==> flow/design.v <==
module DECODER_UNIT
(input wire [1:0]            alu_fun,
output reg arith_enable,logic_enable,comp_enable,shift_enable);
  always@(*)
  begin
    arith_enable = 1'b0;
    logic_enable = 1'b0;
    comp_enable = 1'b0;
    shift_enable = 1'b0;
    case(alu_fun)
      4'b00:arith_enable = 1'b1;
      4'b01:logic_enable = 1'b1;
      4'b10:comp_enable = 1'b1;
      4'b11:shift_enable = 1'b1;
      default: begin
            arith_enable = 1'b0;
            logic_enable = 1'b0;
            comp_enable =1'b 0;
            shift_enable = 1'b0;
        end
      endcase
  end
endmodule
module ARITHMATIC_UNIT#(parameter alu_width =16)
(
  input wire [alu_width-1:0]  A,B,
  input wire                  clk,rst,
  input wire arith_enable,
  input wire [1:0]            alu_fun,
  output reg                  arith_flag,carry_out,
  output reg [alu_width-1:0]  arith_out);
reg [alu_width:0] arith_out_reg;
wire carry_out_reg;
reg arith_flag_reg;  
always@(posedge clk or negedge rst)
begin
  if(!rst)
    begin
    arith_out <= 16'b0;
    carry_out <= 16'b0;
    arith_flag <= 16'b0;
    end
  else
   begin
    arith_out <= arith_out_reg[alu_width-1:0];
    carry_out <= carry_out_reg;
    arith_flag <= arith_flag_reg;
   end 
end
always@(*)
  begin
    arith_out_reg   = 1'b0  ;
    arith_flag_reg  = 1'b0 ;
      if(arith_enable)
        begin
    case(alu_fun)  
    4'b00:begin
    arith_out_reg   = A+B  ;
    arith_flag_reg  = 1'b1 ;
            end
    4'b01:begin
    arith_out_reg   = A-B  ;
    arith_flag_reg  = 1'b1 ;
           end
    4'b10:begin
    arith_out_reg   = A*B  ;
    arith_flag_reg  = 1'b1 ;
            end
    4'b11:begin
    arith_out_reg   = (B == 0) ? {1'b0, {alu_width{1'b1}}} : A/B  ;
    arith_flag_reg  = 1'b1 ;
           end
          endcase
          end    
end
assign carry_out_reg = arith_out_reg[alu_width] ;
endmodule
module LOGIC_UNIT#(parameter alu_width =16)
(
  input wire [alu_width-1:0]  A,B,
  input wire                  clk,rst,
  input wire logic_enable,
  input wire [1:0]            alu_fun,
  output reg                  logic_flag,
  output reg [alu_width-1:0]  logic_out);
reg [alu_width-1:0] logic_out_reg;
reg logic_flag_reg;
always @ (posedge clk or negedge rst)
 begin 
   if (!rst)
     begin
      logic_out  <= 'b0 ;
      logic_flag <= 'b0 ;	
	 end
   else
     begin   
      logic_out  <= logic_out_reg ;
      logic_flag <= logic_flag_reg ;
	 end
 end	
always@(*)
begin
    logic_out_reg  = 1'b0  ;
    logic_flag_reg = 1'b0 ;
    if(logic_enable)
        begin
    case(alu_fun)  
    4'b00:begin
    logic_out_reg   = A&B  ;
    logic_flag_reg  = 1'b1 ;
            end
    4'b01:begin
    logic_out_reg   = A|B  ;
    logic_flag_reg  = 1'b1 ;
           end
    4'b10:begin
    logic_out_reg   = ~(A&B) ;
    logic_flag_reg  = 1'b1 ;
            end
    4'b11:begin
    logic_out_reg   = ~(A|B) ;
    logic_flag_reg  = 1'b1 ;
           end
          endcase
          end            
end 
endmodule
module comparsion_unit#(parameter alu_width =16)
(
  input wire [alu_width-1:0]  A,B,
  input wire                  clk,rst,
  input wire comp_enable,
  input wire [1:0]            alu_fun,
  output reg                  comp_flag,
  output reg [alu_width-1:0]  comp_out);
reg comp_out_reg ;
reg  comp_flag_reg ;
always @ (posedge clk or negedge rst)
 begin 
   if (!rst)
     begin
      comp_out  <= 'b0 ;
      comp_flag <= 'b0 ;	
	 end
   else
     begin   
      comp_out  <= comp_out_reg ;
      comp_flag <= comp_flag_reg ;
	 end
 end
always@(*)
    begin
      comp_out_reg = 1'b0;
      comp_flag_reg = 1'b0;
      if(comp_enable)
        begin
  case(alu_fun)
      4'b00:begin
      comp_out_reg = 1'b0;
      comp_flag_reg = 1'b1;
      end 
      4'b01:begin
        comp_flag_reg  = 1'b1;
        if(A==B)
           begin
    comp_out_reg = 1'b1;
          end
       else
          begin
    comp_out_reg   = 1'b0;
          end
        end
    4'b10:begin
      comp_flag_reg  = 1'b1 ;
      if(A > B)
        begin
    comp_out_reg   = 1'b1;
        end
    else
        begin
    comp_out_reg   = 1'b0;
        end
        end
    4'b11:begin
      comp_flag_reg  = 1'b1;
      if(A < B)
          begin
    comp_out_reg   = 16'b1;
          end
    else
          begin
    comp_out_reg   = 1'b0;
          end
      end
   endcase
          end
   end
  endmodule
module shift_unit#(parameter alu_width =16)
(
  input wire [alu_width-1:0]  A,B,
  input wire                  clk,rst,
  input wire                shift_enable,
  input wire [1:0]            alu_fun,
  output reg                  shift_flag,
  output reg [alu_width-1:0]  shift_out);
reg [alu_width-1:0]  shift_out_reg ;
reg shift_flag_reg ;
always @ (posedge clk or negedge rst)
 begin 
   if (!rst)
     begin
      shift_out  <= 'b0 ;
      shift_flag <= 'b0 ;	
	 end
   else
     begin   
      shift_out  <= shift_out_reg ;
      shift_flag <= shift_flag_reg ;
	 end
 end
   always@(*)
begin
        shift_out_reg = 1'b0;
        shift_flag_reg = 1'b0;
      if(shift_enable)
        begin
      case(alu_fun)  
        4'b00:begin
        shift_flag_reg = 1'b1;
        shift_out_reg = A >> 1;
        end
        4'b01:begin
        shift_out_reg = A << 1;
        shift_flag_reg = 1'b1;
        end
        4'b10:begin
        shift_flag_reg = 1'b1;
        shift_out_reg = B >> 1;
         end
        4'b11:begin
        shift_flag_reg = 1'b1;
        shift_out_reg = B << 1;
        end
      endcase
end
end 
endmodule
module TOP_VIEW#(parameter alu_width =16)
(
  input wire [alu_width-1:0]    A,B,
  input wire                    clk,rst,
  input wire [3:0]              alu_fun,
  output wire                   arith_flag,carry_out,logic_flag,comp_flag,shift_flag,
  output wire [alu_width-1:0]   arith_out,logic_out,comp_out,shift_out
  );
wire                  comp_enable ;
wire                  shift_enable ;
wire                  logic_enable ;
wire                  arith_enable ;
  DECODER_UNIT U_decoder(
  .alu_fun(alu_fun[3:2]),
  .arith_enable(arith_enable),
  .logic_enable(logic_enable),
  .shift_enable(shift_enable),
  .comp_enable(comp_enable)
  );
  ARITHMATIC_UNIT U_arithmatic(
  .A(A),
  .arith_enable(arith_enable),
  .B(B),
  .clk(clk),
  .rst(rst),
  .alu_fun(alu_fun[1:0]),
  .arith_out(arith_out),
  .arith_flag(arith_flag),
  .carry_out(carry_out)
  );
   LOGIC_UNIT U_logic(
  .A(A),
  .logic_enable(logic_enable),
  .B(B),
  .clk(clk),
  .rst(rst),
  .alu_fun(alu_fun[1:0]),
  .logic_out(logic_out),
  .logic_flag(logic_flag)
   );
   comparsion_unit U_comp (
  .A(A),
  .comp_enable(comp_enable),
  .B(B),
  .clk(clk),
  .rst(rst),
  .alu_fun(alu_fun[1:0]),
  .comp_out(comp_out),
  .comp_flag(comp_flag)
  );
  shift_unit U_shift(
  .A(A),
  .shift_enable(shift_enable),
  .B(B),
  .clk(clk),
  .rst(rst),
  .alu_fun(alu_fun[1:0]),
  .shift_out(shift_out),
  .shift_flag(shift_flag)
  );
endmodule
clock: 13.7 ns
lec_check: 0
abc_area: 1
cap_margin: 20
core_margin: 2
core_utilization: 61
cts_cluster_diameter: 400
cts_cluster_size: 99
slew_margin: 20
run.sh (not shown) runs the stock make flow with config.mk's settings and CLKGATE_MAP_FILE=.
The baseline ended with an error in 5_1_grt.
Edit:
ABC_AREA = not set   (was 1)
CORE_UTILIZATION = 70   (was 61)
CTS_CLUSTER_DIAMETER = not set   (was 400)
CTS_CLUSTER_SIZE = not set   (was 99)
SETUP_SLACK_MARGIN = -0.3   (was not set)
clock period = 31.5 ns   (was 13.7 ns; I/O delays follow)
What happened: The changed run aborted during 5_1_grt, error GRT-0116. Synthesized area rose by 0.33%. Synthesized cell count decreases by 15%. Die size shrinks by 12%.
Edit:
CORE_UTILIZATION = 40   (was 70)
SETUP_SLACK_MARGIN = not set   (was -0.3)
clock period = 36.0 ns   (was 31.5 ns; I/O delays follow)
=> With this change the flow went through all stages and came out clean; die area came out higher by well over a third; synthesized cell count does not change; synthesized area stays the same.
Edit:
CORE_ASPECT_RATIO = 1.82   (was not set)
CTS_CLUSTER_DIAMETER = 144   (was not set)
CTS_CLUSTER_SIZE = 100   (was not set)
MAX_ROUTING_LAYER = met4   (was not set)
After rerunning:
- wire length rose by a little under a tenth
- worst setup slack gets worse by 0.053 ns
- utilization rose by 0.33 points
- maximum frequency hardly moves
- flip-flop count is unchanged
- clock-buffer cell count stays the same
- non-clock buffer count rose by 14
- via count rose slightly
Edit:
CORE_ASPECT_RATIO = not set   (was 1.82)
CTS_CLUSTER_DIAMETER = 20   (was 144)
CTS_CLUSTER_SIZE = not set   (was 100)
SETUP_SLACK_MARGIN = 5.0   (was not set)
=> Non-clock buffer count increases by 159. Design area goes up by 14%. Total power came out higher by 5.3%. Wire length is higher by 1.5%. Via count is higher by 5.6%. Setup slack gains 1.7 ns. Combinational power goes up by 6.1%.
Power and IR drop assume default switching activity.
